## build 34
==> flow/design.v (excerpt) <==
module scr_search(clk,rst,start,R_fixed,angle1,adder,error,X,Y,done
    );
wire [13:0] R_LUT[255:0];
wire [13:0] tan_LUT[255:0];
wire [3:0] adder_LUT[255:0];
wire [13:0] sind_LUT[19:0];
assign sind_LUT[0]=14'b00000001001001;
assign sind_LUT[1]=14'b00000001010000;
assign sind_LUT[2]=14'b00000001011000;
assign sind_LUT[3]=14'b00000001011111;
assign sind_LUT[4]=14'b00000001100110;
assign sind_LUT[5]=14'b00000001101110;
assign sind_LUT[6]=14'b00000001110101;
assign sind_LUT[7]=14'b00000001111100;
assign sind_LUT[8]=14'b00000010000100;
assign sind_LUT[9]=14'b00000010001011;
assign sind_LUT[10]=14'b00000010010010;
assign sind_LUT[11]=14'b00000010011010;
assign sind_LUT[12]=14'b00000010100001;
assign sind_LUT[13]=14'b00000010101000;
assign sind_LUT[14]=14'b00000010110000;
assign sind_LUT[15]=14'b00000010110111;
assign sind_LUT[16]=14'b00000010111110;
assign sind_LUT[17]=14'b00000011000110;
assign sind_LUT[18]=14'b00000011001101;
assign sind_LUT[19]=14'b00000011010100;
assign R_LUT[0]=14'b000000000000000;
assign R_LUT[1]=14'b000000010000000;
assign R_LUT[2]=14'b000000100000000;
assign R_LUT[3]=14'b000000110000000;
  ...
For scale: ~1800 cells after synthesis, roughly 49 I/O pins, about 12000 um2 of cells after synthesis.
clock: 12.0 ns
lec_check: 0
cap_margin: 20
core_margin: 2
core_utilization: 43
place_density_lb_addon: 0.01
setup_slack_margin: 3.5
slew_margin: 20
run.sh (not shown) runs the stock make flow with config.mk's settings and CLKGATE_MAP_FILE=.
Build 34 did not finish; a tool error ended it in global routing.
[inputs] build 46 vs build 34
- CORE_UTILIZATION now 10, was 43
- PLACE_DENSITY now 0.45, previously not set
- SETUP_SLACK_MARGIN no longer set, was 3.5
- PLACE_DENSITY_LB_ADDON no longer set, was 0.01
- the clock period (ns, I/O delays scaled along) now 15.7, was 12.0
--- outcome ---
- Build 46 went all the way through synthesis, placement and routing and the layout is clean on timing, DRC and antenna.
- On net count after synthesis, build 34 and build 46 are basically level.
- Changes observed in build 46 relative to build 34: number of instances in the placed design moved up; width of the die climbed about 100%; number of buffers added for setup after CTS -111; core box area shows an increase of 330%; part of the Yosys area used for sequential elements comparable.
Inputs modified between build 46 and build 69:
- CORE_UTILIZATION: 10 -> 27
- the clock period (ns, I/O delays scaled along): 15.7 -> 11.3
Findings:
When build 69 is set beside build 46, its via count turns out to be 243 larger.
The lower path length in cells of the critical path came out of build 69.
[build 69] final non-filler cell total fell 951 relative to build 46
Going from build 46 to build 69, the worst clock skew was found to have gone down by 5.6 ps.
Summary of build 69 over build 46: total power climbed about 46%, simple-gate share of the synthesized area barely changed, worst hold margin barely changed.
Summary: with build 46 as the reference, highest clock rate in build 69 moved up by a little under 10%.
Cell area | build 69 vs build 46 | build 69 smaller
Instance tally after logic synthesis delta (build 46 -> build 69): insignificant
What build 5 does differently from build 69 at the input level:
- setting TNS_END_PERCENT to 10 for the first time
- changing CORE_UTILIZATION from 27 to 39
- changing the clock period (ns, I/O delays scaled along) from 11.3 to 7.49
## What came out
- What the final checks of build 5 revealed, after a flow that finished every stage, was a layout that fails on negative setup slack.
- Build 5 against build 69: sequential share of layout area saw a decrease, slew at the pin with the worst max-slew slack saw an increase, clock-buffer cell count saw a decrease, fraction of area in multi-input gates saw a decrease, critical path depth saw an increase.
- Final setup slack of the worst path down 1460 ps in build 5 wrt build 69
- On net count of the mapped netlist, build 69 and build 5 are basically level.
- Relative area of clock buffers and inverters in the final design was higher in the run labelled build 69.
- A library cell contributing the largest single delay on the critical path of or4_4 is what build 5 shows, while o32ai_1 belongs to build 69.
- Looking only at final design utilization, and setting everything else aside, the lower value of build 69 and build 5 goes to build 69.
- A critical path launch point of count[3]$_SDFFCE_PN0P_ is what build 5 shows, while count[0]$_SDFFCE_PN0P_ belongs to build 69.
Edits applied to the flow inputs when going from build 5 to build 40:
- clearing PLACE_DENSITY, which used to be 0.45
- swapping 39 for 58 in CORE_UTILIZATION
- clearing TNS_END_PERCENT, which used to be 10
- swapping 7.49 for 8.15 in the clock period (ns, I/O delays scaled along)
Findings:
- None of the runs build 5 and build 40 ends with a clean layout.
- Although it ran to completion, build 5 produced a layout that fails the final checks because of negative setup slack.
- Summary: with build 5 as the reference, area of the core in build 40 moved down by more than a quarter.
- Standard-cell row count (build 40 / build 5): 0.813
- On I/O pin count, build 5 tracks build 40 almost exactly.
No activity file was given, so power comes from the tool's default toggle rates.
